File: run.sh
#!/bin/bash
# the make line also repeats each setting of config.mk as NAME=value (left out here)
make -C /OpenROAD-flow-scripts/flow DESIGN_CONFIG=/design/flow/config.mk WORK_HOME=/design/flow/orfs CLKGATE_MAP_FILE= finish
File: config.mk
export PLATFORM = sky130hd
export DESIGN_NAME = fsm
export DESIGN_NICKNAME = fsm
export VERILOG_FILES = /design/flow/design.v
export SDC_FILE = /design/flow/constraint.sdc
export NUM_CORES = 4
export LEC_CHECK = 0
export CAP_MARGIN = 20
export CORE_MARGIN = 2
export CORE_UTILIZATION = 70
export SETUP_SLACK_MARGIN = 1.08
export SLEW_MARGIN = 20
File: constraint.sdc
create_clock -name core_clock -period 8.66 [get_ports {clk}]
set_input_delay 1.7320 -clock core_clock [delete_from_list [all_inputs] [get_ports {clk}]]
set_output_delay 1.7320 -clock core_clock [all_outputs]
set_load 0.01 [all_outputs]
File: design.v
`timescale 1ns / 1ps
module checkfr_fsm(
    input [31:0] num_in,
    input clk, rst, r_i,
    output res,
    output reg r_o
    );
    reg [4:0] lst;
    reg [4:0] iter;
    reg res_rg;
    reg [1:0] state;
    reg [31:0] num;
    always@(posedge clk)
    begin
        if(rst)
            state <= 2'b00;
        else
        case(state)
        2'b00: if(r_i)
            begin
                lst <= 5'b11111;
                iter <= 0;
                res_rg <= 0;
                num <= num_in;
                state <= 2'b01;
            end
        2'b01:
            begin
                for(iter = 0; iter <= 22; iter = iter + 1)
                begin
                    if (lst == 5'b11111 && num[iter])
                        lst = iter;
                    else
                        lst = lst;
                end
                state <= 2'b10;
            end
        2'b10:
            begin
                if (num[30:23] > 7'b1111111)
                begin
                   res_rg = num[31] || ((22-(num[30:23]-7'b1111111)) >= lst) && (lst!=5'b11111);
                end
                else
                begin
                    res_rg = 1;
                end
                state <= 2'b00;
            end
        default:
            state <= 2'b00;
        endcase
    end
    always@(posedge clk)
    begin
        if(rst)
            r_o <= 0;
        else if(state == 2'b10)
            r_o <= 1;
        else
            r_o <= 0;
    end
    assign res = res_rg;
endmodule
`timescale 1ns / 1ps
module sum_fsm(
    input clk, rst, r_i,
    input [31:0] a, b,
    output [31:0] res,
    output reg r_o
    );
    reg [3:0] state;
    reg [31:0] mx;
    reg [31:0] mn;
    reg [24:0] mant;
    reg [22:0] mant_res;
    reg [8:0] exp;
    reg [4:0] carry;
    reg [4:0] iter;
    reg [31:0] res_reg;
    always@(posedge clk)
    begin
        if(rst)
            state <= 3'b000;
        else
        case(state)
            3'b000:
            begin
                state <= 3'b001;
                mx <= 0;
                mn <= 0;
                mant_res <= 0;
                mant <= 0;
                exp <= 0;
                carry <= 0;
                iter <= 0;
                res_reg <= 0;
            end
            3'b001: if(r_i)
            begin
                mx = (a[30:23] > b[30:23]) ? a : (((a[30:23] == b[30:23])) ? (a[22:0] > b[22:0] ? a : b) : b );
                mn = (a == mx) ? b : a;
                state <= 3'b010;
            end
            3'b010:
            begin
                mant <= (mx[31]^mn[31]) ? {1'b1, mx[22:0]} - ({1'b1, mn[22:0]} >> (mx[30:23]-mn[30:23])): {1'b1, mx[22:0]}+({1'b1, mn[22:0]} >> (mx[30:23]-mn[30:23]));
                state <= 3'b011;
            end
            3'b011:
            begin
                for(iter = 0; iter <= 24; iter = iter + 1)
                begin
                    if(mant[iter])
                        carry = iter;
                    else
                        carry = carry;
                end
                state <= 3'b100;
            end
            3'b100:
            begin
                mant_res <= mant[24] ? (mant >> 1) : (mant << (23-carry)); 
                state <= 3'b101;
            end
            3'b101:
            begin
                exp <= mx[30:23]+carry-5'b10111;
                state <= 3'b110;
            end
            3'b110:
            begin
                res_reg <= mx[31] ? {1'b1, exp[7:0], mant_res} : {1'b0, exp[7:0], mant_res};
                state <= 3'b111;
            end
            3'b111:
                state <= 3'b000;
            default:
                state <= 3'b000;
        endcase
    end
    always@(posedge clk)
    begin
        if(rst)
            r_o <= 0;
        else
        case(state)
            3'b000: r_o <= 0;
            3'b111: r_o <= 1;
        endcase
    end
    assign res = res_reg;
endmodule
`timescale 1ns / 1ps
module del_fsm(
    input [31:0] n, x,
    input clk, rst, r_i,
    output [31:0] res,
    output reg r_o
    );
    reg [24:0] divisible;
    reg [24:0] divider;
    reg [7:0] divs_exp;
    reg [7:0] divd_exp;
    reg divd_fb;
    reg divs_fb;
    reg [4:0] state;
    reg [4:0] iter;
    reg [23:0] mant_res;
    reg [24:0] reminder;
    reg [4:0] carry;
    reg [4:0] carry_sh;
    reg [8:0] exp;
    reg [31:0] res_reg;
    always@(posedge clk)
    begin
        if(rst)
            state <= 5'b00000;
        else
        case(state)
            5'b00000:
            begin
                divisible <= 0;
                divider <= 0;
                divs_exp <= 0;
                divd_exp <= 0;
                divd_fb <= 0;
                divs_fb <= 0;
                iter <= 0;
                mant_res <= 0;
                reminder <= 0;
                carry <= 0;
                res_reg <= 0;
                state <= 5'b00001;
            end
            5'b00001: if(r_i)
            begin
                divisible <= {1'b1, n[22:0]};
                divider <= {1'b1, x[22:0]};
                divs_exp <= n[30:23];
                divd_exp <= x[30:23];
                divd_fb <= n[31];
                divs_fb <= x[31];
                state <= 5'b00010;
            end
            5'b00010:
            begin
                if(divisible >= divider)
                begin
                    divisible <= divisible-divider;
                    mant_res <= mant_res +1'b1;
                    state <= 5'b00010;
                end
                else
                begin
                    reminder <= divisible;
                    state <= 5'b00011;
                end
            end
            5'b00011:
            begin
                reminder <= reminder << 1;
                state <= 5'b00100;
            end
            5'b00100:
            begin
                if(!mant_res[23])
                    state <= 5'b00101;
                else
                    state <= 5'b01010;  
            end
            5'b00101:
            begin
                if(reminder < divider)
                begin
                    mant_res <= mant_res << 1;
                    reminder <= reminder << 1;
                    state <= 5'b01001;
                end
                else
                    state <= 5'b00110;
            end
            5'b00110:
            begin
                mant_res <= (mant_res << 1) + 1'b1;
                state <= 5'b00111;
            end
            5'b00111:
            begin
                reminder <= reminder - divider;
                state <= 5'b01000;
            end
            5'b01000:
            begin
                reminder <= reminder << 1;
                state <= 5'b01001;
            end
            5'b01001:
            begin
                if(iter < 22)
                begin
                    iter <= iter + 1;
                    state <= 5'b00100;
                end
                else
                begin
                    state <= 5'b01010;
                    iter <= 0;
                end
            end
            5'b01010:  
            begin
                if(iter <= 23)
                    state <= 5'b01011;
                else
                    state <= 5'b01100;
            end
            5'b01011:
            begin
                if(mant_res[iter])
                begin
                    carry <= iter;
                    state <= 5'b01101;
                end
                else
                    state <= 5'b01101;
            end
            5'b01101:
            begin
                iter <= iter + 1;
                state <= 5'b01010;
            end
            5'b01100:
            begin
                carry_sh <= 23 - carry;
                state <= 5'b01110;
            end
            5'b01110:
            begin
                mant_res <= mant_res << carry_sh;
                state <= 5'b01111;
            end
            5'b01111:
            begin
                exp <= {1'b0,divs_exp}+7'b1111111-{1'b0,divd_exp};
                state <= 5'b10000;
            end
            5'b10000:
            begin
                res_reg <= {divs_fb^divd_fb, exp[7:0]-5'b10111+carry, mant_res[22:0]};
                state <= 5'b10001;
            end
            5'b10001:
            begin
                state <= 5'b00000;
            end
            default:
                state <= 5'b00000;
        endcase
    end
    always@(posedge clk)
    begin
        if(rst)
            r_o <= 0;
        else if(state == 5'b10001)
            r_o <= 1;
        else
            r_o <= 0;
    end    
    assign res = res_reg;
endmodule
`timescale 1ns / 1ps
module pow2_fsm(
    input [31:0] x,  
    input clk,
    input rst,
    input r_i,
    output [31:0] res,
    output err,
    output reg r_o
    );
    reg [8:0] exp_in;
    reg [22:0] mant_in;
    reg fb;
    reg [8:0] exp;
    reg [47:0] mant;
    reg [22:0] mant_res;
    reg [2:0] state;
    reg [31:0] res_reg;
    reg over;
    always@(posedge clk)
    begin
        if(rst)
            state <= 3'b000;
        else
        case(state)
        3'b000: if(r_i)
        begin
            exp_in <= x[30:23];
            mant_in <= x[22:0];
            fb <= x[31];
            exp <= 0;
            mant <= 0;
            mant_res <= 0;
            over <= 0;
            res_reg <= 0;
            state <= 3'b001;
        end
        3'b001:
        begin
            mant <= {1'b1,mant_in}*{1'b1,mant_in};
            state <= 3'b010;
        end
        3'b010:
        begin
            mant_res <= mant[47] ? mant[46:24] : mant[45:23];  
            state <= 3'b011;
        end
        3'b011:
        begin
            exp <= {1'b0,exp_in}+{1'b0,exp_in}-9'b001111111+mant[47];
            state <= 3'b100;
        end
        3'b100:
        begin
            res_reg = {1'b0, exp[7:0], mant_res};
            over = exp_in[7] ? {exp_in, mant_in} > res_reg[30:0] : {exp_in, mant_in} < res_reg[30:0];
            state <= 3'b101;
        end
        3'b101:
        begin
            state <= 3'b000;
        end
        default:
            state <= 3'b000;
        endcase
    end
    always@(posedge clk)
    begin
        if(rst)
            r_o <= 0;
        else if(state == 3'b101)
            r_o <= 1;
        else
            r_o <= 0;
    end
    assign res = res_reg;
    assign err = over;
endmodule
`timescale 1ns / 1ps
module fsm(
    input [15:0] dataIn,
    input R_I,
    input reset,
    input clk,
    output reg r_o,
    output reg [1:0] err,
    output [31:0] dataOut,
    output ready
    );
    reg [3:0] state;
    reg [31:0] reg_x;
    reg [31:0] reg_n;
    reg [31:0] counter;
    reg [31:0] step1;
    reg [31:0] step2;
    reg fr_i;
    reg fr_flag;
    wire fr_o;
    wire fr_res;
    reg incr_i;
    reg incr_flag;
    wire incr_o;
    wire [31:0] inc_res;
    reg sm_ri;
    reg sm_flag;
    wire sm_ro;
    wire [31:0] sm_res;
    reg dl_ri;
    reg dl_flag;
    wire dl_ro;
    wire [31:0] dl_res;
    reg pw_ri;
    reg pw_flag;
    wire pw_ro;
    wire pw_err;
    wire [31:0] pw_res;
    always@(posedge clk)
    begin
        if(reset)
        begin
            state <= 0;
            fr_i <= 0;
            incr_i <= 0;
            sm_ri <= 0;
            dl_ri <= 0;
            pw_ri <= 0;
        end
        else
        begin
            case(state)
                4'b0000:
                begin
                    reg_x <= 0;
                    reg_n <= 0;
                    counter <= 0;
                    err <= 0;
                    state <= 4'b0001;
                    fr_i <= 0;
                    fr_flag <= 1;
                    incr_i <= 0;
                    incr_flag <= 1;
                    sm_ri <= 0;
                    sm_flag <= 1;
                    dl_ri <= 0;
                    dl_flag <= 1;
                    pw_ri <= 0;
                    pw_flag <= 1;
                end
                4'b0001: if(R_I)
                begin
                    reg_x[31:16] <= dataIn;
                    state <= 4'b0010;
                end
                4'b0010: if(R_I)
                begin
                    reg_x[15:0] <= dataIn;
                    if ({reg_x[31:16], dataIn} == 0)
                    begin 
                        err <= 2'b11;
                        state <= 4'b1110;
                    end
                    else
                        state <= 4'b0011;    
                end
                4'b0011: if(R_I)
                begin
                    reg_n[31:16] <= dataIn;
                    state <= 4'b0100;
                end
                4'b0100: if(R_I)
                begin
                    reg_n[15:0] <= dataIn;
                    state <= 4'b1100;
                end
                4'b1100:  
                begin
                    if(fr_o)
                    begin
                        if(fr_res)
                        begin
                            err <= 2'b10;
                            reg_x <= 0;
                            fr_flag <= 1;
                            state <= 4'b1110;
                        end
                        else
                        begin
                            fr_flag <= 1;
                            state <= 4'b1101;
                        end
                    end
                    else
                    begin
                        if(fr_flag)
                        begin
                            fr_i <= 1;
                            fr_flag <= 0;
                        end
                        else
                            fr_i <= 0;
                   end
                end
                4'b1101:
                begin
                    state <= 4'b0101;
                end
                4'b0101:  
                begin
                    if(incr_o)
                    begin
                        counter <= inc_res;
                        if (inc_res[30:23]>reg_n[30:23] ? 1 : (inc_res[30:23]==reg_n[30:23] ? inc_res[22:0]>=reg_n[22:0] : 0))
                        begin
                            state <= 4'b0000;
                            incr_flag <= 1;
                        end
                        else
                        begin
                            incr_flag <= 1;
                            state <= 4'b0110;
                        end
                    end
                    else
                    begin
                        if(incr_flag)
                        begin
                            incr_i <= 1;
                            incr_flag <= 0;
                        end
                        else
                            incr_i <= 0;
                    end    
                end
                4'b0110:  
                begin
                    if(pw_ro)
                    begin
                        if (pw_err)
                        begin
                            err <= 2'b01;
                            reg_x <= 0;
                            state <= 4'b1110;
                            pw_flag <= 1;
                        end
                        else
                        begin
                            pw_flag <= 1;
                            step1 <= pw_res;
                            state <= 4'b0111;
                        end
                    end
                    else
                    begin
                        if(pw_flag)
                        begin
                            pw_ri <= 1;
                            pw_flag <= 0;
                        end
                        else
                            pw_ri <= 0;
                    end
                end
                4'b0111:  
                begin
                    if(dl_ro)
                    begin
                        dl_flag <= 1;
                        step2 <= dl_res;
                        state <= 4'b1000;
                    end
                    else
                    begin
                        if(dl_flag)
                        begin
                            dl_ri <= 1;
                            dl_flag <= 0;
                        end
                        else
                            dl_ri <= 0;
                   end
                end
                4'b1000:  
                begin
                    if(sm_ro)
                    begin
                        sm_flag <= 1;
                        reg_x <= sm_res;
                        state <= 4'b1110;
                    end
                    else
                    begin
                        if(sm_flag)
                        begin
                            sm_ri <= 1;
                            sm_flag <= 0;
                        end
                        else
                            sm_ri <= 0;
                    end
                end
                4'b1110:  
                begin
                    if(err==0)
                        state <= 4'b0101;
                    else
                        state <= 4'b0000;
                end
            endcase 
        end
    end
    always@(posedge clk)
    begin
        if(reset)
            r_o <= 0;
        else
        case(state)
            4'b0000: r_o <= 0;
            4'b0101: r_o <= 0;
            4'b1110: r_o <= 1;
            4'b1101: r_o <= 1;
        endcase
    end
    assign dataOut = reg_x;
    assign ready = (state == 4'b0001) || (state == 4'b0010) ||
                   (state == 4'b0011) || (state == 4'b0100);
    checkfr_fsm FR(
        .clk(clk),
        .rst(reset),
        .r_i(fr_i),
        .num_in(reg_n),
        .res(fr_res),
        .r_o(fr_o)
    );
    sum_fsm INCR(
        .clk(clk),
        .rst(reset),
        .r_i(incr_i),
        .r_o(incr_o),
        .a(counter),
        .b(32'b00111111100000000000000000000000),
        .res(inc_res)
    );
    sum_fsm SM(
        .clk(clk),
        .rst(reset),
        .r_i(sm_ri),
        .r_o(sm_ro),
        .a(step1),
        .b(step2),
        .res(sm_res)
    );
    pow2_fsm PW(
        .clk(clk),
        .rst(reset),
        .r_i(pw_ri),
        .r_o(pw_ro),
        .x(reg_x),
        .err(pw_err),
        .res(pw_res)
    );
    del_fsm DL(
        .clk(clk),
        .rst(reset),
        .r_i(dl_ri),
        .r_o(dl_ro),
        .n(reg_n),
        .x(reg_x),
        .res(dl_res)
    );
endmodule
==> notes.md, run 1 <==
The full implementation flow was run.

The flip-flop and latch count after synthesis stands at just under 900. Per the synthesis report, the number of distinct cell types is 93. Looking at hold timing, the worst path starts from DL.res_reg[29]. After detailed routing, the number of vias per cell comes to between 6 and 7. In the final routed layout, each cell accounts on average for 23.6 um. The tree built by TritonCTS fans out to roughly 870 sinks.

The number of nets in the synthesized netlist is roughly 7100. The vertical die dimension reported for this design is 312 um. The congestion estimate from routability-driven global placement came to 0.962. The detailed router finished its first iteration with ~6000 violations. The report shows a maximum critical-path fanout of 10.

The met1 track utilization from global routing stands at 50.4%. The combinational cell fraction of total power stands at 13.7%. The leakage dissipation stands at 30.5 nW.

The tightest min-delay check is of the reg -> reg type. Yosys instantiated no cell more often than edfxtp_1. Of the total power, the clock network draws 39.3%. The final HPWL from detailed placement stands at 135000 um. The filler cell count stands at 6152. Summing over every cut layer, the via total after detailed routing is between 40000 and 50000.

The worst-margin pin slew stands at approximately 1.1 ns. The area fraction in compound gates after synthesis stands at 10.7%. In this run the deepest clock path goes through 3 buffers. The number of logic stages on the critical path including buffering stands at 25. The cell depth of the worst hold path stands at 0. The met2 global-route usage stands at 58.4%.

The buffering stage count on the worst path with inverters included stands at 5. In this run the most used layer during global routing was met2. The post-synth tally of flip-flops with integrated enable stands at 808.

The clock latency on the worst-skew pair stands at approximately 0.7 ns. edfxtp_1 takes more of the synthesized area than any other cell. The final critical-path required period stands at 7.61 ns. The number of rows created at floorplan stands at 112.

The most used flip-flop cell after synthesis is edfxtp_1. The xor/xnor share of the synthesized area stands at 3.11%. After synthesis, the share of flip-flops with an asynchronous set or reset is 0%.

The critical path's slowest stage uses the library cell fa_1. The yosys stat chip area stands at 66400 um2. In this run the critical register-to-register path is captured at PW.mant[46].

The flow reports an fmax of around 130 MHz. After layout, the worst path uses 87.9% of the clock period. The via count of the first global-routing pass stands at 47700. Once the floorplan was initialized, standard cells occupied 71.0% of the core. TritonCTS built the clock tree. Yosys reports that the most numerous cell types are edfxtp_1, inv_1, ha_1, and2_1, fa_1. The global-route wire length before repair stands at 274000 um. The peak ir drop on the vdd network stands at approximately 160 uV. For reference, the most critical setup path is categorized as reg -> reg. Looking at the worst setup and hold paths, the clock pins of their registers show a slew of 0.06 ns. The startpoint identified for the worst register-to-register timing path is PW.mant_in[0]. In the final timing run, aggregate negative setup slack is 0 ns. From the final report, the count of setup violators was given as 0. According to the timing report, the critical path is captured at PW.mant[46]. Entering global routing, the biggest net connects 71 pins. Counting stages on the worst path, the most repeated cell is fa_1. Per report_power, the top consumer among the power groups is sequential cells. The data arrival time reported for the critical path is 8.02 ns. Summing the areas of all fa, ha and maj instances in the mapped netlist gives 21.5% of the synthesized area. The overall routed net length stands at 180000 um. The portion of the post-synthesis area used by sequential elements stands at 38.5%. The number of OpenROAD warnings stands at 38.

In this run the remaining antenna-violating nets after routing total 0. The power dissipated by switching net loads stands at 2.76 mW. Clock tree synthesis inserted a total of 91 buffers.

In this run, the synthesized area fraction spent on and/or/nand/nor cells is recorded as 14.9%. The worst hold path terminates at step2[29]. Multiplexer cells account for 5.18% of the synthesized area. STA classifies the critical path endpoint as a flip-flop. The tree is rooted in a clkbuf_16. Cell internal power was estimated by the tool at 7.50 mW. The detailed-router iteration count before antenna repair stands at 12.

The total congestion overflow stands at 0. The worst pin sits at a relative slew slack of 24.8%. The number of max-cap violations stands at 0. The power in combinational cells stands at between 1 and 1.5 mW. In this run the full chip footprint comes out at 97400 um2. In the final report, the number of hold violations comes to 0. For reference, the top cells by area after synthesis are edfxtp_1, fa_1, ha_1. Clock network power for this build is between 4 and 5 mW. Setup repair after global routing could not meet its margin everywhere. The area growth from synthesis to layout stands at 9.35%.

The smallest hold slack stands at 0.418 ns. The flow reported a cell area power density of 141 nW/um2. The synthesized netlist was found by Yosys to have 6240 cells. Grouping stages by cell kind, the critical path spends the most delay in adder cells. The area inside the core boundary stands at 93600 um2. In this run, flip-flops and latches consume approximately 47% of the power.

The worst register-to-register path has a depth of 25. The warning tally printed by Yosys for this design is 5. The count of buffers added on input and output ports is 54. The global-route usage over all layers stands at 36.6%. The final power report lists total power as just over 10 mW.

The worst setup path is launched from a flip-flop. On met3, the global router reports a usage of 6.97%. The most critical setup path has its startpoint at PW.mant_in[0]. The number of H-tree levels stands at 3. The number of antenna violations at the first check in global routing stands at 11. The maximum single-stage delay on the critical path stands at 0.61 ns.

Synthesis handed over a netlist of 6240 instances. The synthesized area per cell stands at between 10 and 15 um2. In the routed design, unresolved DRC markers number 0. The data required time reported for the critical path is 9.07 ns.

The flow ran to the end and the layout has no timing, DRC or antenna violations. The net count of the finished layout is 7208. The worst register-to-register path has a setup slack of 1.05 ns. Sequential cells consume a total of 4.82 mW.

For reference, the top logic cell family by area is adder cells. The count of boundary I/O pins stands at between 50 and 60. The report puts the hold buffer count at CTS at 0. The final max-slew violation count stands at 0. According to the floorplan report, the die width is 312 um. The mapped netlist covers ~66000 um2. The share of the synthesized area in the top cell type stands at between 30% and 40%. Clock skew on the completed layout was measured at around 0.044 ns. Per the breakdown, switching nets consume 26.9% of all power.
[layout make-up]
type | count | area [um2] | share of cell area (%)
Tap cell | 1254 | 1570 | 2.16
Timing Repair Buffer | 222 | 2000 | 2.76
Inverter | 793 | 3000 | 4.13
Antenna cell | 5 | 12.5 | 0.0172
Clock buffer | 110 | 2370 | 3.26
Clock inverter | 59 | 667 | 0.918
Multi-Input combinational cell | 4323 | 37400 | 51.5
Sequential cell | 874 | 25600 | 35.2
[metal layers]
layer | routed length, um | vias to the layer above
li1 | - | 21900
met3 | 17700 | 483
met4 | 7400 | 0
met1 | 71500 | 23800
met2 | 84000 | 2655
met5 | 0 | -
[per-stage QoR]
stage	std cells	instance area [um2]	setup WS [ns]	utilization, %
2_1_floorplan	6240	66500	1.01	-
3_3_place_gp	7399	68500	0.647	73.1
3_5_place_dp	7399	68500	0.427	73.1
4_1_cts	7601	71900	1.08	76.8
5_1_grt	7638	72600	0.847	77.6
6_report	7640	72600	1.05	77.6
[timing repair]
action	CTS	global route
setup endpoints to repair	15	17
pin swaps	26	81
gates cloned	0	2
resized	35	127
hold endpoints to repair	0	0
buffers inserted	33	32
==> run 2: changes to the inputs <==
Settings changed: CORE_UTILIZATION 70 to 72, CTS_CLUSTER_SIZE from default to 84, PLACE_DENSITY_LB_ADDON from default to 0.24, SETUP_SLACK_MARGIN 1.08 to -0.6.
Clock period 8.66 ns to 7.7 ns, I/O delays scaled along.
==> run 2 against run 1 <==
Against the previous run: now fails the layout checks on setup timing; combinational power grew about 10%; sequential power increased by 13%; first-iteration DRC count up 8.0%; critical path depth unchanged; maximum frequency decreased by 4.8%; area after synthesis stayed put; core utilization is 1.4 points higher; register-to-register slack worse by 1.3 ns; clock power up 19%; sequential share of layout area up 0.15 points.
==> notes.md, run 2 <==
The full implementation flow was run.

The combined flip-flop and latch cell area stands at 25600 um2 (about the same). The number of endpoints with negative hold slack in the final report was 0 (unchanged). The class of the tightest hold or removal check was reg -> reg (unchanged). The worst-margin pin slew stands at 1.08 ns (was 1.12 ns). The overall power consumption came to 11.8 mW (was 10.3 mW). The number of OpenROAD warnings stands at 35 (was 38). The count of boundary I/O pins is 55 (unchanged). The detailed router's first-iteration violation count stands at 6539 (was 6052). The number of cell instances on the worst register-to-register path was 25 (unchanged). Cell types with the highest counts after synthesis: edfxtp_1, inv_1, ha_1, and2_1, fa_1 (unchanged). The cell depth of the worst hold path stands at 0 (unchanged). The number of different library cells in the post-synthesis netlist is 93 (unchanged). The post-route antenna net violation count stands at 0 (unchanged). The TritonCTS clock tree is built (unchanged). The final HPWL from detailed placement was 135000 um (about the same). The global-route wire length before repair came to 275000 um (was 274000 um). The maximum single-stage delay on the critical path stands at 0.59 ns (was 0.61 ns). The setup slack of the most critical reg-to-reg path is -0.30 ns (was 1.05 ns). The total number of vias is 48900 (was 48800). The portion of the post-synthesis area used by sequential elements stands at 38.5% (unchanged). The clock transition at the registers of the reported paths stands at 0.07 ns (was 0.06 ns).

The overall routed net length stands at 179000 um (was 180000 um). The utilization of the core after routing was 79.0% (was 77.6%). The horizontal die dimension stands at 308 um (was 312 um). The area growth from synthesis to layout stands at 8.88% (was 9.35%). The full die area came to 94700 um2 (was 97400 um2). The power dissipated in sequential cells came to 5.43 mW (was 4.82 mW).

The largest fanout on the critical path stands at 6 (was 10). The power density over the cells stands at 163 nW/um2 (was 141 nW/um2). The capturing instance or port of the critical path was PW.mant[37] (was PW.mant[46]). The required time at the endpoint of the critical path stands at 8.13 ns (was 9.07 ns).

The clock distribution power came to 4.81 mW (was 4.04 mW). The cell total after placement stands at 7413 (was 7399). The worst slew margin relative to its limit stands at 27.9% (was 24.8%).

The share of synthesized registers carrying an async set or reset stands at 0% (unchanged). The final cell count without fillers stands at 7588 (was 7640). The post-synth tally of flip-flops with integrated enable stands at 808 (unchanged).

The worst-case hold path end point is step2[17] (was step2[29]). The area of all placed cells without fillers stands at 72300 um2 (was 72600 um2). The power in combinational cells came to 1.56 mW (was 1.41 mW).

The fraction of the mapped netlist area in adder cells stands at 21.5% (unchanged). The share of the synthesized area in the top cell type came to 36.5% (unchanged). The number of max-cap violations stands at 0 (unchanged). The cell with the most instances after synthesis was edfxtp_1 (unchanged). The post-synthesis share of cell area spent on and, or, nand and nor gates stands at 14.9% (unchanged). The global-route usage over all layers stands at 38.1% (was 36.6%). The buffering stage count on the worst path with inverters included stands at 5 (unchanged). The number of logic stages on the critical path including buffering was 25 (unchanged). The number of hold-repair buffers added at the cts stage stands at 0 (unchanged). The flip-flop and latch count after synthesis stands at 874 (unchanged).

The number of warnings issued by yosys stands at 5 (unchanged). Leading post-synthesis cells by cell area: edfxtp_1, fa_1, ha_1 (unchanged). The number of nets produced by synthesis stands at 7143 (unchanged).

The maximum operating frequency came to 125 MHz (was 131 MHz). The deepest clock path buffer count stands at 3 (unchanged). Status: failed layout checks (was finished clean). The library cell with the largest summed area after synthesis is edfxtp_1 (unchanged). The effective utilization at floorplan is 72.6% (was 71.0%). The critical path arrival is 8.43 ns (was 8.02 ns). The buffer count from post-CTS setup fixing is 0 (was 33).

The number of antenna violations at the first check in global routing stands at 10 (was 11). The xor/xnor share of the synthesized area was 3.11% (unchanged). The number of H-tree levels came to 3 (unchanged).

The hold path startpoint was DL.res_reg[17] (was DL.res_reg[29]). The switching portion of total power stands at 26.4% (was 26.9%). The number of standard cells after synthesis was 6240 (unchanged).

The net count of the finished layout was 7224 (was 7208). The sink count of the clock tree is 874 (unchanged). The total congestion overflow stands at 0 (unchanged). The largest combinational cell category by area was adder cells (unchanged).

The maximum number of pins on one net before global-route repair came to 70 (was 71). The startpoint type of the worst setup path is a flip-flop (unchanged). The root buffer cell is clkbuf_16 (unchanged). The library cell contributing the largest single delay on the critical path is fa_1 (unchanged).

The peak ir drop on the vdd network is 193 uV (was 164 uV). The final worst clock skew stands at 0.0307 ns (was 0.0442 ns). The part of the power in registers was 46.0% (was 47.0%). The detailed-router iteration count before antenna repair stands at 8 (was 12).

The timing startpoint of the critical path is PW.mant_in[4] (was PW.mant_in[0]). The final critical-path required period stands at 8.00 ns (was 7.61 ns). The multiplexer fraction of the synthesized cell area stands at 5.18% (unchanged). The top power group was sequential cells (unchanged). The cell family with the largest share of critical-path delay is adder cells (unchanged).

The kind of end point of the critical path was a flip-flop (unchanged). The final weighted congestion in routability-driven placement was 0.991 (was 0.962). The internal power summed over all cells was 8.69 mW (was 7.50 mW). The share of the clock period used by the worst path was 104% (was 87.9%). The reg-to-reg critical path startpoint is PW.mant_in[4] (was PW.mant_in[0]). The area fraction in compound gates after synthesis stands at 10.7% (unchanged). The power dissipated by switching net loads stands at 3.12 mW (was 2.76 mW).

The number of setup violations in the final report stands at 7 (was 0). The leakage dissipation stands at 30.5 nW (about the same). The total cell area at the placement stage stands at 69000 um2 (was 68500 um2). The endpoint of the most critical register-to-register path was PW.mant[37] (was PW.mant[46]). The yosys stat chip area stands at 66400 um2 (unchanged).

The placement-stage worst setup slack is -0.417 ns (was 0.427 ns). The most numerous cell on the critical path is fa_1 (unchanged). The post-synth design cell area stands at 66400 um2 (unchanged).

The post-route setup TNS is -1.32 ns (was 0 ns). The post-route worst setup slack stands at -0.295 ns (was 1.05 ns). The yosys stat cell total is 6240 (unchanged). The clock latency on the worst-skew pair stands at 0.70 ns (about the same). The combinational cell area excluding buffers and inverters came to 37000 um2 (was 37400 um2).

The final max-slew violation count came to 0 (unchanged). The synthesized area per cell stands at 10.6 um2 (unchanged). The most instantiated flip-flop cell in the synthesis netlist was edfxtp_1 (unchanged).

The number of input and output port buffers inserted came to 54 (unchanged). The number of rows created at floorplan is 111 (was 112). The number of DRC violations after detailed routing was 0 (unchanged). The post-cts gate resize count stands at 0 (was 35). The combinational cell fraction of total power stands at 13.2% (was 13.7%).

The average routed wire per standard cell is 23.6 um (about the same). The via count normalized by instance count stands at 6.44 (was 6.39). The proportion of power drawn by the clock network came to 40.8% (was 39.3%).

The via count of the first global-routing pass was 48400 (was 47700). Failing layout checks were recorded as setup timing. The filler cell count came to 5639 (was 6152). The die extent in y stands at 308 um (was 312 um). The clock buffer count from CTS came to 91 (unchanged).

The smallest hold slack came to 0.416 ns (was 0.418 ns). The area inside the core boundary came to 91500 um2 (was 93600 um2). The kind of critical path was reg -> reg (unchanged).
## run 2: cell type report
type / count / share of cell area [%]
multi-input cells: 4323 / 51.2
flip-flops and latches: 874 / 35.4
inverters: 793 / 4.12
clock buffers: 101 / 3.24
repair buffers: 238 / 2.70
well taps: 1186 / 2.05
clock inverters: 69 / 1.27
diodes: 4 / 0.0138
## run 2: per-layer routing
metal,routed length (um),share of wire (%),up-vias,GRT usage [%]
met4,8540,4.8,2,16.1
met3,19800,11,525,8.68
met2,82200,46,2710,60.3
met1,68400,38,23800,50.9
li1,-,-,21900,-
met5,9,0.0050,-,0
==> run 3: changes to the inputs <==
Settings changed: ABC_AREA from default to 0, CAP_MARGIN 20 to 15, CELL_PAD_IN_SITES_DETAIL_PLACEMENT from default to 2, CELL_PAD_IN_SITES_GLOBAL_PLACEMENT from default to 3, CORE_UTILIZATION 72 to 32, CTS_CLUSTER_DIAMETER from default to 194, CTS_CLUSTER_SIZE 84 to default, GPL_TIMING_DRIVEN from default to 1, HOLD_SLACK_MARGIN from default to 0.04, MAX_ROUTING_LAYER from default to met4, PLACE_DENSITY_LB_ADDON 0.24 to 0.04, SETUP_SLACK_MARGIN -0.6 to default, SLEW_MARGIN 20 to 35, TNS_END_PERCENT from default to 55.
Clock period 7.7 ns to 6.98 ns, I/O delays scaled along.
==> run 3 against run 2 <==
Against the previous run: the layout still fails its checks (setup timing); setup slack got worse by 0.37 ns; die area increased by 120%; flip-flop count unchanged; non-clock buffer count increased by 298; clock power increased by 22%; via count decreased by 0.54%; highest routed layer is now met4; count of clock-buffer cells in the layout increased by 32; maximum frequency increased by 4.6%; final cell count increased by 25%; worst hold slack got worse by 0.012 ns; synthesized cell count unchanged.
==> notes.md, run 3 <==
The full implementation flow was run.

Status: failed layout checks (unchanged). List of failed layout checks: setup timing (unchanged). The global-route wire length before repair stands at 356000 um (was 275000 um). The share of synthesized registers carrying an async set or reset stands at 0% (unchanged). The kind of critical path is reg -> reg (unchanged). The power dissipated by switching net loads stands at 3.86 mW (was 3.12 mW). The detailed-router iteration count before antenna repair came to 7 (was 8). The post-synthesis share of cell area spent on and, or, nand and nor gates is 14.9% (unchanged).

The flip-flop and latch count after synthesis was 874 (unchanged). The post-synth tally of flip-flops with integrated enable was 808 (unchanged). The xor/xnor share of the synthesized area stands at 3.11% (unchanged). The most numerous cell on the critical path was fa_1 (unchanged). The most instantiated flip-flop cell in the synthesis netlist is edfxtp_1 (unchanged).

The global-route usage over all layers was 22.9% (was 38.1%). Setup repair after global routing could not meet its margin everywhere. The required time at the endpoint of the critical path came to 7.48 ns (was 8.13 ns). The startpoint type of the worst setup path was a flip-flop (unchanged). The cell family with the largest share of critical-path delay was adder cells (unchanged). The share of the clock period used by the worst path stands at 109% (was 104%). The maximum number of pins on one net before global-route repair was 79 (was 70).

The TritonCTS clock tree is built (unchanged). The number of setup violations in the final report stands at 20 (was 7). The yosys stat chip area stands at 66400 um2 (unchanged). Cell types with the highest counts after synthesis: edfxtp_1, inv_1, ha_1, and2_1, fa_1 (unchanged). The cell total after placement came to 9193 (was 7413). The area of all placed cells without fillers stands at 77800 um2 (was 72300 um2).

The utilization of the core after routing came to 37.6% (was 79.0%). The portion of the post-synthesis area used by sequential elements stands at 38.5% (unchanged). The number of DRC violations after detailed routing was 0 (unchanged). The critical path arrival stands at 8.14 ns (was 8.43 ns). The power in combinational cells stands at 2.12 mW (was 1.56 mW). The die extent in y stands at 460 um (was 308 um). The cell depth of the worst hold path stands at 0 (unchanged). The area fraction in compound gates after synthesis stands at 10.7% (unchanged). The post-route setup TNS stands at -9.68 ns (was -1.32 ns). The buffering stage count on the worst path with inverters included stands at 10 (was 5). The post-route antenna net violation count stands at 0 (unchanged). The via count normalized by instance count was 5.15 (was 6.44). The power density over the cells is 180 nW/um2 (was 163 nW/um2). The internal power summed over all cells stands at 10.1 mW (was 8.69 mW).

The overall routed net length was 235000 um (was 179000 um). The number of rows created at floorplan stands at 167 (was 111). The library cell with the largest summed area after synthesis is edfxtp_1 (unchanged). The leakage dissipation is 32.4 nW (was 30.5 nW). The horizontal die dimension came to 460 um (was 308 um). The number of max-cap violations was 0 (unchanged). The capturing instance or port of the critical path is PW.mant[44] (was PW.mant[37]). The number of warnings issued by yosys stands at 5 (unchanged). The post-synth design cell area was 66400 um2 (unchanged). The fraction of the mapped netlist area in adder cells came to 21.5% (unchanged). The hold path startpoint is DL.res_reg[28] (was DL.res_reg[17]). The total number of vias stands at 48600 (was 48900).

The synthesized area per cell stands at 10.6 um2 (unchanged). The final max-slew violation count was 0 (unchanged). The count of boundary I/O pins stands at 55 (unchanged). The deepest clock path buffer count was 3 (unchanged).

The switching portion of total power stands at 27.6% (was 26.4%). The multiplexer fraction of the synthesized cell area is 5.18% (unchanged). The endpoint of the most critical register-to-register path is PW.mant[44] (was PW.mant[37]). The class of the tightest hold or removal check is reg -> reg (unchanged). The maximum operating frequency came to 131 MHz (was 125 MHz). The library cell contributing the largest single delay on the critical path was fa_1 (unchanged). The number of endpoints with negative hold slack in the final report is 0 (unchanged). The number of input and output port buffers inserted stands at 54 (unchanged). The detailed router's first-iteration violation count stands at 2636 (was 6539).

The number of H-tree levels stands at 3 (unchanged). The maximum single-stage delay on the critical path was 0.58 ns (was 0.59 ns). The total congestion overflow stands at 0 (unchanged). The clock buffer count from CTS stands at 109 (was 91). The effective utilization at floorplan stands at 32.1% (was 72.6%). The area inside the core boundary is 207000 um2 (was 91500 um2). The clock distribution power stands at 5.86 mW (was 4.81 mW).

The average routed wire per standard cell stands at 24.8 um (was 23.6 um). The number of OpenROAD warnings came to 37 (was 35). The number of logic stages on the critical path including buffering came to 28 (was 25).

The total cell area at the placement stage stands at 73200 um2 (was 69000 um2). The via count of the first global-routing pass stands at 54000 (was 48400). The worst slew margin relative to its limit came to 40.8% (was 27.9%). The reg-to-reg critical path startpoint was PW.mant_in[6] (was PW.mant_in[4]). The worst-margin pin slew stands at 0.887 ns (was 1.08 ns). The smallest hold slack stands at 0.404 ns (was 0.416 ns). The root buffer cell was clkbuf_16 (unchanged). The share of the synthesized area in the top cell type stands at 36.5% (unchanged). The placement-stage worst setup slack stands at -1.21 ns (was -0.417 ns). The number of standard cells after synthesis stands at 6240 (unchanged). The post-route worst setup slack stands at -0.663 ns (was -0.295 ns).

The final worst clock skew was 0.0628 ns (was 0.0307 ns). The overall power consumption was 14.0 mW (was 11.8 mW). The final HPWL from detailed placement stands at 187000 um (was 135000 um). The kind of end point of the critical path is a flip-flop (unchanged). The largest fanout on the critical path is 5 (was 6).

Leading post-synthesis cells by cell area: edfxtp_1, fa_1, ha_1 (unchanged). The yosys stat cell total is 6240 (unchanged). The part of the power in registers stands at 42.9% (was 46.0%). The final weighted congestion in routability-driven placement stands at 0.825 (was 0.991). The area growth from synthesis to layout is 17.1% (was 8.88%). The final critical-path required period stands at 7.64 ns (was 8.00 ns). The cell with the most instances after synthesis was edfxtp_1 (unchanged).

The sink count of the clock tree stands at 874 (unchanged). The net count of the finished layout is 7540 (was 7224). The largest combinational cell category by area is adder cells (unchanged). The proportion of power drawn by the clock network was 41.9% (was 40.8%). The combinational cell fraction of total power is 15.2% (was 13.2%). The timing startpoint of the critical path is PW.mant_in[6] (was PW.mant_in[4]).

The number of cell instances on the worst register-to-register path was 28 (was 25). The clock transition at the registers of the reported paths is 0.06 ns (was 0.07 ns). The full die area came to 211000 um2 (was 94700 um2).

The number of different library cells in the post-synthesis netlist stands at 93 (unchanged). The peak ir drop on the vdd network stands at 169 uV (was 193 uV). The top power group is sequential cells (unchanged). The clock latency on the worst-skew pair stands at 0.76 ns (was 0.70 ns). The number of nets produced by synthesis stands at 7143 (unchanged).

The power dissipated in sequential cells came to 6.01 mW (was 5.43 mW). The final cell count without fillers stands at 9449 (was 7588). The setup slack of the most critical reg-to-reg path stands at -0.66 ns (was -0.30 ns). The worst-case hold path end point was step2[28] (was step2[17]). The number of antenna violations at the first check in global routing came to 10 (unchanged).
==> run 3: routing by layer <==
metal  global-route usage, %  up-vias  wire length [um]
met5                       -        -                 0
met1                    30.8    25400            110000
met2                    37.9      526            114000
li1                        -    22500                 -
met3                    2.31      205              6010
met4                    3.94        0              4010
==> run 3: timing repair <==
item / in CTS / in global routing
gates resized: 51 / 70
pin swaps: 35 / 34
endpoints found under the setup margin: 24 / 27
buffers inserted: 15 / 21
endpoints found under the hold margin: 0 / 0
hold buffers: 0 / 0
==> run 3: final cells by class <==
| cell class | count | area (um2) |
|---|---|---|
| clock buffers | 133 | 2830 |
| clock inverters | 74 | 842 |
| diodes | 12 | 30.0 |
| multi-input cells | 4323 | 37600 |
| flip-flops and latches | 874 | 25600 |
| well taps | 2704 | 3380 |
| repair buffers | 536 | 4450 |
| fillers | 21900 | 129000 |
| inverters | 793 | 2990 |
==> run 4: changes to the inputs <==
Settings changed: ABC_AREA 0 to default, CAP_MARGIN 15 to 20, CELL_PAD_IN_SITES_DETAIL_PLACEMENT 2 to default, CELL_PAD_IN_SITES_GLOBAL_PLACEMENT 3 to 2, CORE_ASPECT_RATIO from default to 1.78, CORE_MARGIN 2 to 4, CORE_UTILIZATION 32 to 48, CTS_CLUSTER_DIAMETER 194 to default, GPL_TIMING_DRIVEN 1 to default, HOLD_SLACK_MARGIN 0.04 to default, MAX_ROUTING_LAYER met4 to default, PLACE_DENSITY from default to 0.74, PLACE_DENSITY_LB_ADDON 0.04 to default, SETUP_SLACK_MARGIN from default to 2.05, SLEW_MARGIN 35 to 20, TNS_END_PERCENT 55 to 45.
Clock period 6.98 ns to 7.35 ns, I/O delays scaled along.
==> run 4 against run 3 <==
Against the previous run: the layout still fails its checks (setup timing); die area is 32% lower; non-clock buffer count is 136 lower; power is 11% lower; clock skew is 0.022 ns lower; via count is 2.8% lower; setup slack better by 0.25 ns; flip-flop count stayed put; count of clock-buffer cells in the layout is 27 lower; first-iteration DRC count is 14% higher; global-route usage is 4.4 points higher.
==> notes.md, run 4 <==
The full implementation flow was run.

The final critical-path required period is 7.76 ns (was 7.64 ns). The area fraction in compound gates after synthesis came to 10.7% (unchanged). The number of endpoints with negative hold slack in the final report is 0 (unchanged). The count of boundary I/O pins is 55 (unchanged). The worst slew margin relative to its limit came to 28.3% (was 40.8%). The total congestion overflow stands at 0 (unchanged).

The number of input and output port buffers inserted stands at 54 (unchanged). The kind of end point of the critical path is a flip-flop (unchanged). The setup slack of the most critical reg-to-reg path is -0.41 ns (was -0.66 ns). The final worst clock skew was 0.0408 ns (was 0.0628 ns). The sink count of the clock tree stands at 874 (unchanged). The overall power consumption is 12.4 mW (was 14.0 mW).

The largest fanout on the critical path is 5 (unchanged). The number of OpenROAD warnings stands at 39 (was 37). The TritonCTS clock tree is built (unchanged).

The fraction of the mapped netlist area in adder cells stands at 21.5% (unchanged). The smallest hold slack came to 0.395 ns (was 0.404 ns). The deepest clock path buffer count is 3 (unchanged). The final weighted congestion in routability-driven placement stands at 0.935 (was 0.825).

The number of cell instances on the worst register-to-register path stands at 31 (was 28). The share of the synthesized area in the top cell type came to 36.5% (unchanged). The cell family with the largest share of critical-path delay is adder cells (unchanged).

The yosys stat chip area came to 66400 um2 (unchanged). The critical path arrival stands at 8.20 ns (was 8.14 ns). The startpoint type of the worst setup path is a flip-flop (unchanged). The worst-margin pin slew stands at 1.08 ns (was 0.887 ns). The worst-case hold path end point was step2[28] (unchanged). The maximum operating frequency came to 129 MHz (was 131 MHz). Leading post-synthesis cells by cell area: edfxtp_1, fa_1, ha_1 (unchanged). The reg-to-reg critical path startpoint is PW.mant_in[1] (was PW.mant_in[6]). The area inside the core boundary stands at 137000 um2 (was 207000 um2). The utilization of the core after routing stands at 55.4% (was 37.6%).

The number of antenna violations at the first check in global routing stands at 11 (was 10). The yosys stat cell total stands at 6240 (unchanged). The via count of the first global-routing pass stands at 50400 (was 54000). The internal power summed over all cells is 9.00 mW (was 10.1 mW). The share of the clock period used by the worst path is 106% (was 109%). The maximum single-stage delay on the critical path stands at 0.62 ns (was 0.58 ns). The final HPWL from detailed placement was 156000 um (was 187000 um).

The kind of critical path is reg -> reg (unchanged). The clock buffer count from CTS stands at 85 (was 109). The average routed wire per standard cell was 23.5 um (was 24.8 um). The most numerous cell on the critical path was fa_1 (unchanged). The clock distribution power stands at 4.63 mW (was 5.86 mW). The full die area was 145000 um2 (was 211000 um2). The cell depth of the worst hold path stands at 0 (unchanged). Cell types with the highest counts after synthesis: edfxtp_1, inv_1, ha_1, and2_1, fa_1 (unchanged). The library cell with the largest summed area after synthesis is edfxtp_1 (unchanged). The global-route usage over all layers stands at 27.3% (was 22.9%). The class of the tightest hold or removal check is reg -> reg (unchanged). The net count of the finished layout came to 7380 (was 7540). The post-synth tally of flip-flops with integrated enable is 808 (unchanged). The top power group is sequential cells (unchanged). The post-synth design cell area stands at 66400 um2 (unchanged). RSZ-0062 raised after global routing: yes (unchanged).

The post-route worst setup slack is -0.409 ns (was -0.663 ns). The number of logic stages on the critical path including buffering stands at 31 (was 28). The number of DRC violations after detailed routing came to 0 (unchanged). The power dissipated by switching net loads was 3.44 mW (was 3.86 mW).

The largest combinational cell category by area is adder cells (unchanged). The cell with the most instances after synthesis is edfxtp_1 (unchanged). The proportion of power drawn by the clock network stands at 37.2% (was 41.9%). The timing startpoint of the critical path was PW.mant_in[1] (was PW.mant_in[6]). The number of H-tree levels was 3 (unchanged). The flip-flop and latch count after synthesis came to 874 (unchanged). The number of different library cells in the post-synthesis netlist stands at 93 (unchanged). The synthesized area per cell was 10.6 um2 (unchanged). The die extent in y stands at 504 um (was 460 um). Status: failed layout checks (unchanged). The most instantiated flip-flop cell in the synthesis netlist was edfxtp_1 (unchanged). The power dissipated in sequential cells is 5.69 mW (was 6.01 mW). The number of standard cells after synthesis came to 6240 (unchanged). The number of rows created at floorplan stands at 181 (was 167).

The total number of vias stands at 47300 (was 48600). The number of setup violations in the final report stands at 18 (was 20). The leakage dissipation came to 31.6 nW (was 32.4 nW). The power in combinational cells stands at 2.12 mW (about the same). The overall routed net length stands at 197000 um (was 235000 um). The peak ir drop on the vdd network was 174 uV (was 169 uV). The effective utilization at floorplan was 48.5% (was 32.1%). The part of the power in registers stands at 45.7% (was 42.9%). The detailed router's first-iteration violation count stands at 2994 (was 2636). The library cell contributing the largest single delay on the critical path is or4_4 (was fa_1). The number of warnings issued by yosys stands at 5 (unchanged).

The post-synthesis share of cell area spent on and, or, nand and nor gates stands at 14.9% (unchanged). The number of nets produced by synthesis was 7143 (unchanged). The power density over the cells stands at 164 nW/um2 (was 180 nW/um2). The clock latency on the worst-skew pair came to 0.70 ns (was 0.76 ns). The horizontal die dimension is 287 um (was 460 um). The required time at the endpoint of the critical path stands at 7.79 ns (was 7.48 ns). The global-route wire length before repair is 302000 um (was 356000 um). The post-route antenna net violation count stands at 0 (unchanged). The capturing instance or port of the critical path was PW.mant[46] (was PW.mant[44]). The switching portion of total power stands at 27.6% (about the same). The clock transition at the registers of the reported paths was 0.08 ns (was 0.06 ns). The root buffer cell is clkbuf_16 (unchanged). The xor/xnor share of the synthesized area came to 3.11% (unchanged). The maximum number of pins on one net before global-route repair stands at 71 (was 79). The via count normalized by instance count stands at 5.64 (was 5.15). The number of max-cap violations stands at 0 (unchanged). The detailed-router iteration count before antenna repair stands at 8 (was 7).

The endpoint of the most critical register-to-register path is PW.mant[46] (was PW.mant[44]). The combinational cell fraction of total power stands at 17.1% (was 15.2%). The share of synthesized registers carrying an async set or reset stands at 0% (unchanged).

The multiplexer fraction of the synthesized cell area stands at 5.18% (unchanged). List of failed layout checks: setup timing (unchanged). The buffering stage count on the worst path with inverters included stands at 11 (was 10). The area growth from synthesis to layout is 14.3% (was 17.1%). The hold path startpoint is DL.res_reg[28] (unchanged).

The final max-slew violation count stands at 0 (unchanged). The portion of the post-synthesis area used by sequential elements is 38.5% (unchanged).
## run 4: layout make-up
cell class,count,area (um2)
sequential,874,25600
clock inverter,54,626
fill,12100,61100
timing repair buffer,400,3300
antenna,9,22.5
inverter,793,2990
clock buffer,106,2260
tap,1830,2290
multi-input combinational,4323,38800
## run 4: timing repair
item | in CTS | in global routing
hold buffers | 0 | 0
setup endpoints to repair | 60 | 52
pin swaps | 133 | 126
gates cloned | 1 | 0
gates resized | 237 | 110
buffers inserted | 66 | 11
## run 4: through the flow
stage	cell area [um2]	setup TNS [ns]	worst slack, ns	cells
floorplan	66900	0	0.0139	6240
global placement	70700	-12.02	-0.837	8141
detailed placement	70700	-12.92	-0.880	8141
CTS	75300	-2.74	-0.353	8368
global route	75900	-8.30	-0.648	8382
finish	75900	-3.78	-0.409	8389
## run 4: layer usage
metal | share of wire, % | track usage [%]
met2 | 54 | 52.1
met4 | 4.9 | 11.2
met5 | 0.028 | 0
met1 | 37 | 30.4
met3 | 3.9 | 3.39
==> run 5: changes to the inputs <==
Settings changed: ABC_AREA from default to 1, CELL_PAD_IN_SITES_GLOBAL_PLACEMENT 2 to default, CORE_ASPECT_RATIO 1.78 to default, CORE_MARGIN 4 to 2, CORE_UTILIZATION 48 to 71, CTS_CLUSTER_SIZE from default to 19, PLACE_DENSITY 0.74 to default, PLACE_DENSITY_LB_ADDON from default to 0.07, SETUP_SLACK_MARGIN 2.05 to default, TNS_END_PERCENT 45 to default.
Clock period 7.35 ns to 6.32 ns, I/O delays scaled along.
==> run 5 against run 4 <==
Against the previous run: the layout still fails its checks (setup timing); critical path depth grew 14; maximum frequency shrank 8.0%; synthesized cell count grew 21%; register-to-register slack lost 1.7 ns; non-clock buffer count grew 311; clock power grew 22%; critical path type unchanged; largest cell class unchanged; largest power group unchanged.
==> notes.md, run 5 <==
The full implementation flow was run.

The kind of critical path is reg -> reg (unchanged). The worst-case hold path end point was step2[26] (was step2[28]). The final weighted congestion in routability-driven placement is 0.986 (was 0.935).

The clock distribution power stands at 5.63 mW (was 4.63 mW). The switching portion of total power stands at 30.8% (was 27.6%). The number of cell instances on the worst register-to-register path stands at 45 (was 31). The full die area came to 95000 um2 (was 145000 um2). The portion of the post-synthesis area used by sequential elements came to 39.0% (was 38.5%). The yosys stat chip area stands at 65700 um2 (was 66400 um2). The timing startpoint of the critical path was PW.mant_in[9] (was PW.mant_in[1]). The number of H-tree levels stands at 3 (unchanged). The clock transition at the registers of the reported paths stands at 0.08 ns (about the same). The number of nets produced by synthesis was 8448 (was 7143). The yosys stat cell total stands at 7545 (was 6240).

The number of max-cap violations is 0 (unchanged). The TritonCTS clock tree was built (unchanged). The maximum single-stage delay on the critical path stands at 0.61 ns (was 0.62 ns).

Status: failed layout checks (unchanged). The share of the clock period used by the worst path stands at 134% (was 106%). The peak ir drop on the vdd network stands at 268 uV (was 174 uV).

The most numerous cell on the critical path is fa_1 (unchanged). The worst slew margin relative to its limit is 21.1% (was 28.3%). The total number of vias stands at 58100 (was 47300). The final HPWL from detailed placement is 145000 um (was 156000 um). Cell types with the highest counts after synthesis: inv_1, nand2_1, edfxtp_1, o21ai_0, nor2_1 (was edfxtp_1, inv_1, ha_1, and2_1, fa_1). The placement-stage worst setup slack was -2.15 ns (was -0.880 ns). RSZ-0062 raised after global routing: yes (unchanged). The setup slack of the most critical reg-to-reg path was -2.12 ns (was -0.41 ns). The deepest clock path buffer count stands at 3 (unchanged). The power in combinational cells stands at 4.51 mW (was 2.12 mW). The effective utilization at floorplan stands at 71.7% (was 48.5%). The flip-flop and latch count after synthesis stands at 874 (unchanged). The buffering stage count on the worst path with inverters included stands at 11 (unchanged). The overall power consumption stands at 16.8 mW (was 12.4 mW). The number of different library cells in the post-synthesis netlist came to 65 (was 93). The library cell with the largest summed area after synthesis was edfxtp_1 (unchanged).

The via count normalized by instance count is 6.21 (was 5.64). The final max-slew violation count was 0 (unchanged). The largest combinational cell category by area is adder cells (unchanged). The required time at the endpoint of the critical path stands at 6.76 ns (was 7.79 ns). The horizontal die dimension was 308 um (was 287 um).

The endpoint of the most critical register-to-register path is PW.mant[46] (unchanged). The area fraction in compound gates after synthesis stands at 11.4% (was 10.7%). The smallest hold slack was 0.417 ns (was 0.395 ns). The post-synth tally of flip-flops with integrated enable stands at 808 (unchanged). The root buffer cell is clkbuf_16 (unchanged). The post-route antenna net violation count stands at 0 (unchanged). The final worst clock skew was 0.0350 ns (was 0.0408 ns). The detailed-router iteration count before antenna repair is 12 (was 8). The final critical-path required period stands at 8.44 ns (was 7.76 ns). The clock buffer count from CTS was 89 (was 85). The number of standard cells after synthesis stands at 7545 (was 6240).

The overall routed net length was 210000 um (was 197000 um). List of failed layout checks: setup timing (unchanged). The number of warnings issued by yosys stands at 5 (unchanged).

The kind of end point of the critical path was a flip-flop (unchanged). The number of DRC violations after detailed routing was 0 (unchanged). The post-route worst setup slack came to -2.12 ns (was -0.409 ns). The via count of the first global-routing pass was 57300 (was 50400). The area inside the core boundary is 91700 um2 (was 137000 um2). The synthesized area per cell stands at 8.71 um2 (was 10.6 um2). The internal power summed over all cells came to 11.6 mW (was 9.00 mW). The net count of the finished layout stands at 8996 (was 7380). The total congestion overflow came to 0 (unchanged). The worst-margin pin slew stands at 1.18 ns (was 1.08 ns). The power dissipated by switching net loads stands at 5.16 mW (was 3.44 mW). The most instantiated flip-flop cell in the synthesis netlist is edfxtp_1 (unchanged). The number of logic stages on the critical path including buffering stands at 45 (was 31). The multiplexer fraction of the synthesized cell area came to 0.183% (was 5.18%). The number of OpenROAD warnings stands at 37 (was 39). The global-route usage over all layers came to 42.8% (was 27.3%). The class of the tightest hold or removal check was reg -> reg (unchanged). The cell depth of the worst hold path was 0 (unchanged). The number of rows created at floorplan stands at 111 (was 181).

The number of input and output port buffers inserted stands at 54 (unchanged). The number of antenna violations at the first check in global routing stands at 6 (was 11). The global-route wire length before repair stands at 311000 um (was 302000 um). The detailed router's first-iteration violation count stands at 8821 (was 2994).

The largest fanout on the critical path was 6 (was 5). The part of the power in registers came to 39.6% (was 45.7%). The library cell contributing the largest single delay on the critical path is fa_2 (was or4_4). The area growth from synthesis to layout stands at 17.7% (was 14.3%). The die extent in y was 308 um (was 504 um). The proportion of power drawn by the clock network stands at 33.5% (was 37.2%). The hold path startpoint was DL.res_reg[26] (was DL.res_reg[28]). The cell with the most instances after synthesis is inv_1 (was edfxtp_1). The fraction of the mapped netlist area in adder cells is 21.8% (was 21.5%). The utilization of the core after routing stands at 84.3% (was 55.4%).

The combinational cell fraction of total power is 26.9% (was 17.1%). The share of the synthesized area in the top cell type came to 36.9% (was 36.5%). The maximum operating frequency was 119 MHz (was 129 MHz). The number of endpoints with negative hold slack in the final report stands at 0 (unchanged). The count of boundary I/O pins came to 55 (unchanged). The capturing instance or port of the critical path is PW.mant[46] (unchanged). The cell family with the largest share of critical-path delay is adder cells (unchanged).

The sink count of the clock tree came to 874 (unchanged). The average routed wire per standard cell stands at 22.4 um (was 23.5 um). The reg-to-reg critical path startpoint is PW.mant_in[9] (was PW.mant_in[1]). The share of synthesized registers carrying an async set or reset stands at 0% (unchanged).

The post-synth design cell area stands at 65700 um2 (was 66400 um2). The maximum number of pins on one net before global-route repair is 65 (was 71). Leading post-synthesis cells by cell area: edfxtp_1, fa_1, inv_1 (was edfxtp_1, fa_1, ha_1). The power dissipated in sequential cells stands at 6.64 mW (was 5.69 mW). The xor/xnor share of the synthesized area was 1.57% (was 3.11%). The clock latency on the worst-skew pair is 0.70 ns (about the same).

The startpoint type of the worst setup path was a flip-flop (unchanged). The critical path arrival stands at 8.88 ns (was 8.20 ns). The power density over the cells was 217 nW/um2 (was 164 nW/um2).

The leakage dissipation came to 37.2 nW (was 31.6 nW). The number of setup violations in the final report stands at 42 (was 18). The post-synthesis share of cell area spent on and, or, nand and nor gates is 15.1% (was 14.9%). The top power group is sequential cells (unchanged).
run 5: final cells by class:
cell class | instances | area [um2]
timing repair buffer | 711 | 5850
tap | 1186 | 1480
timing repair inverter | 1 | 7.51
clock buffer | 120 | 2470
clock inverter | 46 | 553
multi-input combinational | 4756 | 35100
antenna | 3 | 7.51
inverter | 1660 | 6240
fill | 5014 | 14300
sequential | 874 | 25600
run 5: stage by stage:
stage | cells | instance area, um2 | setup TNS, ns
2_1_floorplan | 7545 | 65900 | -15.21
5_1_grt | 9354 | 77300 | -59.58
4_1_cts | 9362 | 76100 | -37.15
3_5_place_dp | 9033 | 70800 | -46.48
6_report | 9357 | 77300 | -45.04
3_3_place_gp | 9033 | 70800 | -37.72
run 5: what timing repair did:
action | in CTS | in global routing
pin swaps | 205 | 232
setup endpoints to repair | 46 | 50
gates cloned | 1 | 0
hold endpoints to repair | 0 | 0
hold buffers | 0 | 0
setup buffers | 170 | 70
gates resized | 334 | 299
run 5: routing by layer:
| metal | share of wire (%) | up-vias | GRT usage [%] | wire (um) |
|---|---|---|---|---|
| li1 | - | 25500 | - | - |
| met1 | 34 | 27100 | 52.3 | 71400 |
| met2 | 46 | 4335 | 69.9 | 97100 |
| met3 | 12 | 1226 | 10.7 | 26200 |
| met4 | 7.1 | 4 | 23.2 | 15000 |
| met5 | 0.047 | - | 0.620 | 98 |
==> run 6: changes to the inputs <==
Settings changed: ABC_AREA 1 to default, CORE_UTILIZATION 71 to 40, CTS_CLUSTER_SIZE 19 to default, PLACE_DENSITY_LB_ADDON 0.07 to default.
Clock period 6.32 ns to 11.0 ns, I/O delays scaled along.
==> run 6 against run 5 <==
Against the previous run: the run now finishes clean; worst hold slack lost 0.0055 ns; die area grew 78%; sequential power shrank 43%; power shrank 51%; register-to-register slack gained 3.9 ns; flip-flop count is the same; critical path depth shrank 21; wire length shrank 12%; critical path type unchanged; largest cell class unchanged; highest routed layer unchanged.
==> notes.md, run 6 <==
The full implementation flow was run.

Status: finished clean (was failed layout checks). The number of H-tree levels was 3 (unchanged). The post-route setup TNS was 0 ns (was -45.04 ns). The effective utilization at floorplan was 40.3% (was 71.7%). The hold path startpoint was DL.res_reg[28] (was DL.res_reg[26]). The number of nets produced by synthesis was 7143 (was 8448). The clock transition at the registers of the reported paths came to 0.07 ns (was 0.08 ns). The full die area came to 169000 um2 (was 95000 um2). The top power group was sequential cells (unchanged). The post-synthesis share of cell area spent on and, or, nand and nor gates was 14.9% (was 15.1%).

The routed length on met1 came to 84000 um (was 71400 um). The deepest clock path buffer count stands at 3 (unchanged). The global-route wire length before repair came to 282000 um (was 311000 um). The maximum number of pins on one net before global-route repair was 70 (was 65).

The timing startpoint of the critical path was PW.mant_in[8] (was PW.mant_in[9]). The root buffer cell is clkbuf_16 (unchanged). The top layer used by detailed routing was met5 (unchanged). The cell with the most instances after synthesis was edfxtp_1 (was inv_1). The number of setup violations in the final report was 0 (was 42). The overall routed net length was 185000 um (was 210000 um).

The sum of met3 wire segment lengths after detailed routing came to 12100 um (was 26200 um). The kind of end point of the critical path is a flip-flop (unchanged). The number of DRC violations after detailed routing stands at 0 (unchanged). The most instantiated flip-flop cell in the synthesis netlist is edfxtp_1 (unchanged).

The capturing instance or port of the critical path is PW.mant[47] (was PW.mant[46]). The final critical-path required period stands at 9.23 ns (was 8.44 ns). Walking the worst path, the cells encountered are clkinv_1 -> fa_1 -> inv_1 -> fa_1 -> fa_1 -> inv_1 -> fa_1 -> fa_1 -> inv_1 -> fa_1 -> fa_1 -> ha_1 -> nand3_1 -> a2bb2oi_1 -> nand4_1 -> or4_1 -> a311oi_2 -> buf_4 -> o21ai_0 -> a2111oi_0 -> nor3_1 -> nor4_1 -> or3_1 -> a21boi_0. The area inside the core boundary stands at 165000 um2 (was 91700 um2).

The multiplexer fraction of the synthesized cell area was 5.18% (was 0.183%). The area growth from synthesis to layout stands at 9.63% (was 17.7%). The total number of vias stands at 46900 (was 58100). The final worst clock skew was 0.0254 ns (was 0.0350 ns). The post-route antenna net violation count was 0 (unchanged). The filler cell count stands at 15600 (was 5014). The share of the synthesized area in the top cell type stands at 36.5% (was 36.9%). The worst slew margin relative to its limit stands at 24.1% (was 21.1%). The critical path arrival is 9.69 ns (was 8.88 ns). The number of standard cells after synthesis stands at 6240 (was 7545).

The post-synth tally of flip-flops with integrated enable came to 808 (unchanged). The area fraction in compound gates after synthesis stands at 10.7% (was 11.4%). The yosys stat chip area stands at 66400 um2 (was 65700 um2).

The kind of critical path was reg -> reg (unchanged). The flip-flop and latch count after synthesis stands at 874 (unchanged). The final weighted congestion in routability-driven placement stands at 0.908 (was 0.986). The net count of the finished layout stands at 7126 (was 8996). RSZ-0062 raised after global routing: no (was yes). The buffer count from post-CTS setup fixing came to 0 (was 170).

The number of antenna violations at the first check in global routing stands at 8 (was 6). The startpoint type of the worst setup path is a flip-flop (unchanged). The maximum single-stage delay on the critical path stands at 0.99 ns (was 0.61 ns). The power dissipated in sequential cells stands at 3.80 mW (was 6.64 mW). The post-synth design cell area stands at 66400 um2 (was 65700 um2). The reg-to-reg critical path startpoint was PW.mant_in[8] (was PW.mant_in[9]). The via count normalized by instance count is 5.52 (was 6.21). The final cell count without fillers came to 8493 (was 9357). The yosys stat cell total stands at 6240 (was 7545).

The number of OpenROAD warnings was 34 (was 37). The amount of wire on met2 after detailed routing stands at 83200 um (was 97100 um). The power in combinational cells is 1.08 mW (was 4.51 mW). The clock distribution power came to 3.37 mW (was 5.63 mW). The portion of the post-synthesis area used by sequential elements stands at 38.5% (was 39.0%).

The largest fanout on the critical path is 18 (was 6). The number of different library cells in the post-synthesis netlist is 93 (was 65). The share of synthesized registers carrying an async set or reset stands at 0% (unchanged). Cell types with the highest counts after synthesis: edfxtp_1, inv_1, ha_1, and2_1, fa_1 (was inv_1, nand2_1, edfxtp_1, o21ai_0, nor2_1).

The detailed router's first-iteration violation count was 4574 (was 8821). The horizontal die dimension is 411 um (was 308 um). The cell depth of the worst hold path was 0 (unchanged). The leakage dissipation stands at 30.1 nW (was 37.2 nW). The count of boundary I/O pins stands at 55 (unchanged). The power density over the cells stands at 113 nW/um2 (was 217 nW/um2). The clock latency on the worst-skew pair was 0.71 ns (was 0.70 ns).

The part of the power in registers was 46.1% (was 39.6%). The proportion of power drawn by the clock network stands at 40.8% (was 33.5%). The post-route worst setup slack stands at 1.77 ns (was -2.12 ns). The required time at the endpoint of the critical path stands at 11.46 ns (was 6.76 ns). The final max-slew violation count stands at 0 (unchanged). The die extent in y was 411 um (was 308 um). The number of endpoints with negative hold slack in the final report was 0 (unchanged).

Leading post-synthesis cells by cell area: edfxtp_1, fa_1, ha_1 (was edfxtp_1, fa_1, inv_1). The endpoint of the most critical register-to-register path was PW.mant[47] (was PW.mant[46]). The TritonCTS clock tree is built (unchanged). The clock buffer count from CTS came to 94 (was 89). The fraction of the mapped netlist area in adder cells stands at 21.5% (was 21.8%).

The synthesized area per cell stands at 10.6 um2 (was 8.71 um2). The utilization of the core after routing stands at 44.1% (was 84.3%). The placement-stage worst setup slack stands at 1.76 ns (was -2.15 ns).

The worst-case hold path end point is step2[28] (was step2[26]). The detailed-router iteration count before antenna repair is 23 (was 12). The number of max-cap violations came to 0 (unchanged).

The most numerous cell on the critical path is fa_1 (unchanged). The combinational cell fraction of total power came to 13.1% (was 26.9%). The share of the clock period used by the worst path was 83.9% (was 134%). The internal power summed over all cells came to 6.09 mW (was 11.6 mW). The number of warnings issued by yosys is 5 (unchanged). The xor/xnor share of the synthesized area stands at 3.11% (was 1.57%). The library cell contributing the largest single delay on the critical path is edfxtp_1 (was fa_2). The cell total after placement stands at 8311 (was 9033). The class of the tightest hold or removal check is reg -> reg (unchanged). The worst-margin pin slew was 1.14 ns (was 1.18 ns).

The largest combinational cell category by area was adder cells (unchanged). The power dissipated by switching net loads is 2.16 mW (was 5.16 mW). The number of input and output port buffers inserted was 54 (unchanged). The number of cell instances on the worst register-to-register path stands at 24 (was 45). The peak ir drop on the vdd network is 126 uV (was 268 uV). The final HPWL from detailed placement stands at 141000 um (was 145000 um).

The setup slack of the most critical reg-to-reg path stands at 1.77 ns (was -2.12 ns). The number of hold-repair buffers added at the cts stage is 0 (unchanged). The switching portion of total power is 26.2% (was 30.8%).

The sink count of the clock tree is 874 (unchanged). The total congestion overflow was 0 (unchanged). The global-route usage over all layers was 21.7% (was 42.8%).

The maximum operating frequency stands at 108 MHz (was 119 MHz). The number of rows created at floorplan is 149 (was 111). The via count of the first global-routing pass stands at 46300 (was 57300). The number of logic stages on the critical path including buffering is 24 (was 45). The buffering stage count on the worst path with inverters included stands at 5 (was 11).

The average routed wire per standard cell stands at 21.7 um (was 22.4 um). The library cell with the largest summed area after synthesis is edfxtp_1 (unchanged). The cell family with the largest share of critical-path delay is adder cells (unchanged). The post-cts gate resize count is 0 (was 334).
run 6: metal layers:
metal  vias to the layer above  track usage [%]
met5                         -                0
met3                       267             3.47
met2                      1567             33.9
li1                      21700                -
met4                         2             5.84
met1                     23300             31.1
run 6: layout make-up:
cell class / instances / area [um2] / share of cell area, %
clock inverter: 58 / 694 / 0.954
sequential: 874 / 25600 / 35.1
tap: 2189 / 2740 / 3.76
antenna: 2 / 5.00 / 0.00687
inverter: 793 / 2980 / 4.09
clock buffer: 117 / 2570 / 3.53
multi-input combinational: 4323 / 37000 / 50.8
timing repair buffer: 137 / 1220 / 1.68
run 6: metrics by stage:
stage	hold WS [ns]	power, mW	instance area (um2)
global placement	0.402	4.92	69400
floorplan	0.400	4.62	66400
detailed placement	0.405	4.93	69400
CTS	0.418	8.29	72700
global route	0.426	8.55	72800
finish	0.412	8.25	72800
Power is estimated from default activity; no workload was simulated.
